==> quartz: inputs <==
==> flow/design.v <==
module reg_mux(in,out,clk,ce,rst);
parameter WIDTH=18;
parameter PIPELINE=0; 
parameter RESET_TYPE="SYNC";  
input[WIDTH-1:0] in;
input clk,ce,rst;
output reg[WIDTH-1:0] out;
generate
	if(PIPELINE && RESET_TYPE=="SYNC") begin
		always @(posedge clk) begin
			if(rst) begin
				out<=0;
			end
			else if(ce) begin
				out<=in;
			end
		end
	end
endgenerate
generate
	if(PIPELINE && RESET_TYPE=="ASYNC") begin
		always @(posedge clk or posedge rst) begin
			if (rst) begin
				out<=0;
			end
			else if (ce) begin
				out<=in;
			end
		end
	end
endgenerate
generate
	if(PIPELINE==0) begin
		always @(*) begin
			out=in;
		end
	end
endgenerate
endmodule
module DSP(A,B,C,D,CARRYIN,M,P,CARRYOUT,CARRYOUTF,CLK,OPMODE,
CEA,CEB,CEC,CED,CECARRYIN,CEM,CEP,CEOPMODE,
RSTA,RSTB,RSTC,RSTD,RSTCARRYIN,RSTM,RSTP,RSTOPMODE,
BCOUT,PCIN,PCOUT);
input[17:0] A, B, D;
input[47:0] C,PCIN;
input[7:0] OPMODE;
input CARRYIN,CLK,CEA,CEB,CEC,CECARRYIN,CED,CEM,CEP,CEOPMODE;
input RSTA,RSTB,RSTC,RSTD,RSTCARRYIN,RSTM,RSTP,RSTOPMODE;
output wire[35:0] M;
output wire[47:0] P,PCOUT;
output wire[17:0] BCOUT;
output CARRYOUT,CARRYOUTF;
parameter A0REG=0;	 
parameter A1REG=1; 
parameter B0REG=0;
parameter B1REG=1;
parameter CREG=1;
parameter DREG=1;
parameter MREG=1;
parameter PREG=1;
parameter CARRYINREG=1;
parameter CARRYOUTREG=1;
parameter OPMODEREG=1;
parameter CARRYINSEL="OPMODE5";  
parameter B_INPUT="DIRECT";  
parameter RSTTYPE="SYNC";   
wire[7:0] OPMODE_REG;
wire[17:0] D_REG;
reg[17:0] B0_IN;
wire[17:0] B0_REG;
reg[17:0] PRE_RESULT;
wire[17:0] B1_IN;
wire[17:0] B1_REG;
wire[17:0] A0_REG;
wire[17:0] A1_REG;
wire[35:0] Product_Result;
wire[35:0] M_REG;
reg[47:0] X_OUT;
reg[47:0] Z_OUT;
wire[48:0] Post_Result;
wire[47:0] C_REG;
reg Carry_IN;  
wire CIN; 
wire Carry_Out_In;
reg_mux #(.WIDTH(18), .PIPELINE(DREG), .RESET_TYPE(RSTTYPE)) DREG_INST(.in(D), .out(D_REG), .clk(CLK), .ce(CED), .rst(RSTD));
reg_mux #(.WIDTH(18), .PIPELINE(B0REG), .RESET_TYPE(RSTTYPE)) B0REG_INST(.in(B0_IN), .out(B0_REG), .clk(CLK), .ce(CEB), .rst(RSTB));
reg_mux #(.WIDTH(18), .PIPELINE(B1REG), .RESET_TYPE(RSTTYPE)) B1REG_INST(.in(B1_IN), .out(B1_REG), .clk(CLK), .ce(CEB), .rst(RSTB));
reg_mux #(.WIDTH(18), .PIPELINE(A0REG), .RESET_TYPE(RSTTYPE)) A0REG_INST(.in(A), .out(A0_REG), .clk(CLK), .ce(CEA), .rst(RSTA));
reg_mux #(.WIDTH(18), .PIPELINE(A1REG), .RESET_TYPE(RSTTYPE)) A1REG_INST(.in(A0_REG), .out(A1_REG), .clk(CLK), .ce(CEA), .rst(RSTA));
reg_mux #(.WIDTH(48), .PIPELINE(CREG), .RESET_TYPE(RSTTYPE)) CREG_INST(.in(C), .out(C_REG), .clk(CLK), .ce(CEC), .rst(RSTC));
reg_mux #(.WIDTH(36), .PIPELINE(MREG), .RESET_TYPE(RSTTYPE)) MREG_INST(.in(Product_Result), .out(M_REG), .clk(CLK), .ce(CEM), .rst(RSTM));
reg_mux #(.WIDTH(1), .PIPELINE(CARRYINREG), .RESET_TYPE(RSTTYPE)) CYIREG_INST(.in(Carry_IN), .out(CIN), .clk(CLK), .ce(CECARRYIN), .rst(RSTCARRYIN));
reg_mux #(.WIDTH(8), .PIPELINE(OPMODEREG), .RESET_TYPE(RSTTYPE)) OPMODEREG_INST(.in(OPMODE), .out(OPMODE_REG), .clk(CLK), .ce(CEOPMODE), .rst(RSTOPMODE));
reg_mux #(.WIDTH(1), .PIPELINE(CARRYOUTREG), .RESET_TYPE(RSTTYPE)) CYOREG_INST(.in(Carry_Out_In), .out(CARRYOUT), .clk(CLK), .ce(CECARRYIN), .rst(RSTCARRYIN));
reg_mux #(.WIDTH(48), .PIPELINE(PREG), .RESET_TYPE(RSTTYPE)) PREG_INST(.in(Post_Result), .out(P), .clk(CLK), .ce(CEP), .rst(RSTP));
always @(*) begin
	case(B_INPUT)
		"DIRECT": B0_IN=B;
		"CASCADE": B0_IN=BCOUT;
		default: B0_IN=0;
	endcase
end
always @(*) begin
	if(OPMODE_REG[6])
		PRE_RESULT= D_REG - B0_REG;	
	else
		PRE_RESULT= D_REG + B0_REG;
end
assign B1_IN=(OPMODE_REG[4])? PRE_RESULT: B0_REG;
assign Product_Result=B1_REG * A1_REG;
assign M=M_REG;
always @(*) begin
	case(CARRYINSEL)
		"CARRYIN": Carry_IN=CARRYIN;
		"OPMODE5": Carry_IN=OPMODE_REG[5];
		default: Carry_IN=0;
	endcase
end
always @(*) begin
	case({ OPMODE_REG[3], OPMODE_REG[2]})
		0: Z_OUT=0;
		1: Z_OUT=PCIN;
		2: Z_OUT=P;
		3: Z_OUT=C_REG;
	endcase
end
always @(*) begin
	case( {OPMODE_REG[1], OPMODE_REG[0]})
		0: X_OUT=0;
		1: X_OUT={ {13{M_REG[35]}} , M_REG[34:0] };  
 		2: X_OUT=P;
		3: X_OUT={D_REG[11:0], A1_REG, B1_REG};    
	endcase
end
assign Post_Result= ( OPMODE_REG[7] )? (Z_OUT-(X_OUT+CIN)) : (Z_OUT+X_OUT+CIN) ;
assign Carry_Out_In=Post_Result[48];
assign BCOUT= B1_REG;
assign CARRYOUTF= CARRYOUT;
assign PCOUT=P;
endmodule
==> flow/run.sh <==
#!/bin/bash
# the make line also repeats each setting of config.mk as NAME=value (left out here)
make -C /OpenROAD-flow-scripts/flow DESIGN_CONFIG=/design/flow/config.mk WORK_HOME=/design/flow/orfs CLKGATE_MAP_FILE= finish
==> flow/config.mk <==
export PLATFORM = sky130hd
export DESIGN_NAME = DSP
export DESIGN_NICKNAME = DSP
export VERILOG_FILES = /design/flow/design.v
export SDC_FILE = /design/flow/constraint.sdc
export NUM_CORES = 4
export LEC_CHECK = 0
export ABC_AREA = 0
export CAP_MARGIN = 20
export CORE_MARGIN = 2
export CORE_UTILIZATION = 66
export CTS_CLUSTER_DIAMETER = 238
export CTS_CLUSTER_SIZE = 98
export PLACE_DENSITY = 0.37
export SLEW_MARGIN = 20
==> flow/constraint.sdc <==
create_clock -name core_clock -period 4.66 [get_ports {CLK}]
set_input_delay 0.9320 -clock core_clock [delete_from_list [all_inputs] [get_ports {CLK}]]
set_output_delay 0.9320 -clock core_clock [all_outputs]
set_load 0.01 [all_outputs]
==> inputs of maple, as changes to quartz <==
==> flow/config.mk (replaced) <==
export PLATFORM = sky130hd
export DESIGN_NAME = DSP
export DESIGN_NICKNAME = DSP
export VERILOG_FILES = /design/flow/design.v
export SDC_FILE = /design/flow/constraint.sdc
export NUM_CORES = 4
export LEC_CHECK = 0
export ABC_AREA = 1
export CAP_MARGIN = 20
export CORE_MARGIN = 2
export CORE_UTILIZATION = 40
export CTS_CLUSTER_DIAMETER = 381
export CTS_CLUSTER_SIZE = 44
export MAX_ROUTING_LAYER = met4
export SETUP_SLACK_MARGIN = -0.74
export SLEW_MARGIN = 20
==> flow/constraint.sdc (replaced) <==
create_clock -name core_clock -period 8.0 [get_ports {CLK}]
set_input_delay 1.6000 -clock core_clock [delete_from_list [all_inputs] [get_ports {CLK}]]
set_output_delay 1.6000 -clock core_clock [all_outputs]
set_load 0.01 [all_outputs]
==> inputs of garnet, as changes to quartz <==
==> flow/config.mk (replaced) <==
export PLATFORM = sky130hd
export DESIGN_NAME = DSP
export DESIGN_NICKNAME = DSP
export VERILOG_FILES = /design/flow/design.v
export SDC_FILE = /design/flow/constraint.sdc
export NUM_CORES = 4
export LEC_CHECK = 0
export CAP_MARGIN = 5
export CORE_MARGIN = 2
export CORE_UTILIZATION = 65
export CTS_CLUSTER_DIAMETER = 29
export CTS_CLUSTER_SIZE = 86
export SETUP_SLACK_MARGIN = 0.73
export SLEW_MARGIN = 20
==> flow/constraint.sdc (replaced) <==
create_clock -name core_clock -period 5.9 [get_ports {CLK}]
set_input_delay 1.1800 -clock core_clock [delete_from_list [all_inputs] [get_ports {CLK}]]
set_output_delay 1.1800 -clock core_clock [all_outputs]
set_load 0.01 [all_outputs]
==> results.sh <==
# source this file to load flow results
export IMPL_overflow=18
export IMPL_postCtsSetupRepairBufs=39
export IMPL_outcome="did not finish"
export IMPL_rows=74
export IMPL_yosysUniqueCellTypes=80
export IMPL_globalRouteTotalUtil_pct=73.2
export IMPL_lastStage="global routing"
export IMPL_error="[ERROR GRT-0232] Routing congestion too high. Check the congestion heatmap in the GUI."
(the above is from quartz)
==> results.sh <==
# yosys + openroad results
export IMPL_ys_top_cells_by_area="nand2_1 18%, fa_1 17%, inv_1 14%, dfxtp_1 13%, ha_1 11%"
export IMPL_outcome="complete, no violations"
export IMPL_regArea_um2=3930
export IMPL_placed_cells=6175
export IMPL_insertion_delay_ns=0.52
export IMPL_rows=101
export IMPL_place_area_um2=34800
export IMPL_syn_cell_area_um2=30800
export IMPL_yosysUniqueCellTypes=45
export IMPL_switching_power_mw=2.34
export IMPL_hp_class="flip-flop to flip-flop"
export IMPL_largest_class="logic gates"
export IMPL_globalRouteTotalUtil_pct=33.9
(the above is from maple)
==> results.sh <==
# yosys + openroad results
export IMPL_postCtsSetupRepairBufs=45
export IMPL_rows=75
export IMPL_overflow=0
export IMPL_failed_checks="negative setup slack"
export IMPL_setup_viol=18
export IMPL_outcome="failed layout checks"
export IMPL_setup_ws_ns=-0.544
export IMPL_yosysUniqueCellTypes=80
(the above is from garnet)
